## mult16_top
module mult16_top (
  input         clk,
  input  [15:0] a,
  input  [15:0] b,
  output [31:0] p
);
clock: 15.0 ns
lec_check: 0
cap_margin: 40
cell_pad_in_sites_detail_placement: 2
cell_pad_in_sites_global_placement: 1
core_aspect_ratio: 0.72
core_margin: 2
core_utilization: 30
max_routing_layer: met5
min_routing_layer: met2
place_density_lb_addon: 0.26
setup_slack_margin: 4.21
slew_margin: 20
tns_end_percent: 35
run.sh (not shown) runs the stock make flow with config.mk's settings and CLKGATE_MAP_FILE=.
The starting point completed without violations.
Next try:
CAP_MARGIN = 0   (was 40)
CELL_PAD_IN_SITES_DETAIL_PLACEMENT = unset   (was 2)
CELL_PAD_IN_SITES_GLOBAL_PLACEMENT = unset   (was 1)
CORE_ASPECT_RATIO = 0.5   (was 0.72)
CORE_UTILIZATION = 40   (was 30)
MAX_ROUTING_LAYER = unset   (was met5)
MIN_ROUTING_LAYER = unset   (was met2)
PLACE_DENSITY_LB_ADDON = unset   (was 0.26)
SETUP_SLACK_MARGIN = -1.43   (was 4.21)
TNS_END_PERCENT = 20   (was 35)
Die size went down by 24%.
Design area went down by 3.7%.
Global-route usage went down by 6.1 points.
First-iteration DRC count went down by 68%.
Next try:
ABC_AREA = 0   (was unset)
CAP_MARGIN = 20   (was 0)
CORE_ASPECT_RATIO = unset   (was 0.5)
CORE_UTILIZATION = 58   (was 40)
CTS_CLUSTER_DIAMETER = 328   (was unset)
CTS_CLUSTER_SIZE = 98   (was unset)
PLACE_DENSITY = 0.74   (was unset)
SETUP_SLACK_MARGIN = unset   (was -1.43)
TNS_END_PERCENT = unset   (was 20)
Area after synthesis is unchanged.
Setup slack is better by 5.6 ps.
Hold slack is better by 63 ps.
Next try:
ABC_AREA = unset   (was 0)
CORE_ASPECT_RATIO = 0.5   (was unset)
CORE_UTILIZATION = 40   (was 58)
CTS_CLUSTER_DIAMETER = unset   (was 328)
CTS_CLUSTER_SIZE = unset   (was 98)
PLACE_DENSITY = unset   (was 0.74)
SETUP_SLACK_MARGIN = -1.43   (was unset)
After rerunning: The new run went through all stages and came out clean; hold slack loses 63 ps; cell count climbs by 9.4%.
Next try:
CORE_ASPECT_RATIO = unset   (was 0.5)
CTS_CLUSTER_SIZE = 100   (was unset)
SETUP_SLACK_MARGIN = unset   (was -1.43)
TNS_END_PERCENT = 20   (was unset)
Outcome: The new run completed with no timing, DRC or antenna violations; worst hold slack gains 53 ps; critical path depth stays the same; die area is lower by 0.33%; worst setup slack gains 31 ps; synthesized area does not change.
Next try:
CORE_UTILIZATION = 50   (was 40)
CTS_CLUSTER_SIZE = unset   (was 100)
MAX_ROUTING_LAYER = met4   (was unset)
PLACE_DENSITY_LB_ADDON = 0.26   (was unset)
TNS_END_PERCENT = unset   (was 20)
- synthesized area stays the same
- count of clock-buffer cells in the layout is higher by 3
- worst hold slack gets worse by 14 ps


Starting RTL as in the previous note.
Settings: LEC_CHECK=0, CAP_MARGIN=40, CELL_PAD_IN_SITES_DETAIL_PLACEMENT=2, CELL_PAD_IN_SITES_GLOBAL_PLACEMENT=3, CORE_ASPECT_RATIO=0.72, CORE_MARGIN=8, CORE_UTILIZATION=30, GPL_ROUTABILITY_DRIVEN=0, MAX_ROUTING_LAYER=met4, MIN_ROUTING_LAYER=met2, PLACE_DENSITY_LB_ADDON=0.04, SETUP_SLACK_MARGIN=4.21, SLEW_MARGIN=0, TNS_END_PERCENT=35; clock period 15.0 ns.
The starting point completed with no timing, DRC or antenna violations.
==> next run, changes <==
==> flow/config.mk (replaced) <==
export PLATFORM = sky130hd
export DESIGN_NAME = mult16_top
export DESIGN_NICKNAME = mult16_top
export VERILOG_FILES = /design/flow/design.v
export SDC_FILE = /design/flow/constraint.sdc
export NUM_CORES = 4
export LEC_CHECK = 0
export CAP_MARGIN = 20
export CORE_MARGIN = 2
export CORE_UTILIZATION = 40
export CTS_CLUSTER_SIZE = 100
export SLEW_MARGIN = 20
export TNS_END_PERCENT = 10
Outcome: Worst setup slack loses 1.5 ns. First-iteration DRC count is lower by 43%. Design area decreases by about 2.5%. Sequential cell count does not change. Synthesized area does not change.
==> next run, changes <==
--- a/flow/config.mk
+++ b/flow/config.mk
@@ -8 +8 @@
-export CAP_MARGIN = 20
+export CAP_MARGIN = 25
@@ -10,2 +10,5 @@
-export CORE_UTILIZATION = 40
-export CTS_CLUSTER_SIZE = 100
+export CORE_UTILIZATION = 50
+export MAX_ROUTING_LAYER = met4
+export MIN_ROUTING_LAYER = met2
+export PLACE_DENSITY_LB_ADDON = 0.26
+export SETUP_SLACK_MARGIN = 4.38
@@ -13 +15,0 @@
-export TNS_END_PERCENT = 10
This time the run ran to the end with violations: DRC.
Setup slack improved by 1.5 ns.
Utilization is higher by 12 points.
Sequential cell count stays the same.
Synthesized cell count is unchanged.
Via count is higher by 28%.
Maximum frequency is higher by 12%.
==> next run, changes <==
--- a/flow/config.mk
+++ b/flow/config.mk
@@ -8 +8,2 @@
-export CAP_MARGIN = 25
+export CAP_MARGIN = 20
+export CORE_ASPECT_RATIO = 0.85
@@ -10,5 +11,2 @@
-export CORE_UTILIZATION = 50
-export MAX_ROUTING_LAYER = met4
-export MIN_ROUTING_LAYER = met2
-export PLACE_DENSITY_LB_ADDON = 0.26
-export SETUP_SLACK_MARGIN = 4.38
+export CORE_UTILIZATION = 40
+export GPL_TIMING_DRIVEN = 0
This time the run passed the timing, DRC and antenna checks.
Non-clock buffer count goes up by 32.
Worst hold slack got worse by 0.10 ns.
Die area climbs by a quarter to a third.
Critical path depth goes up by 1.
Synthesized cell count is unchanged.
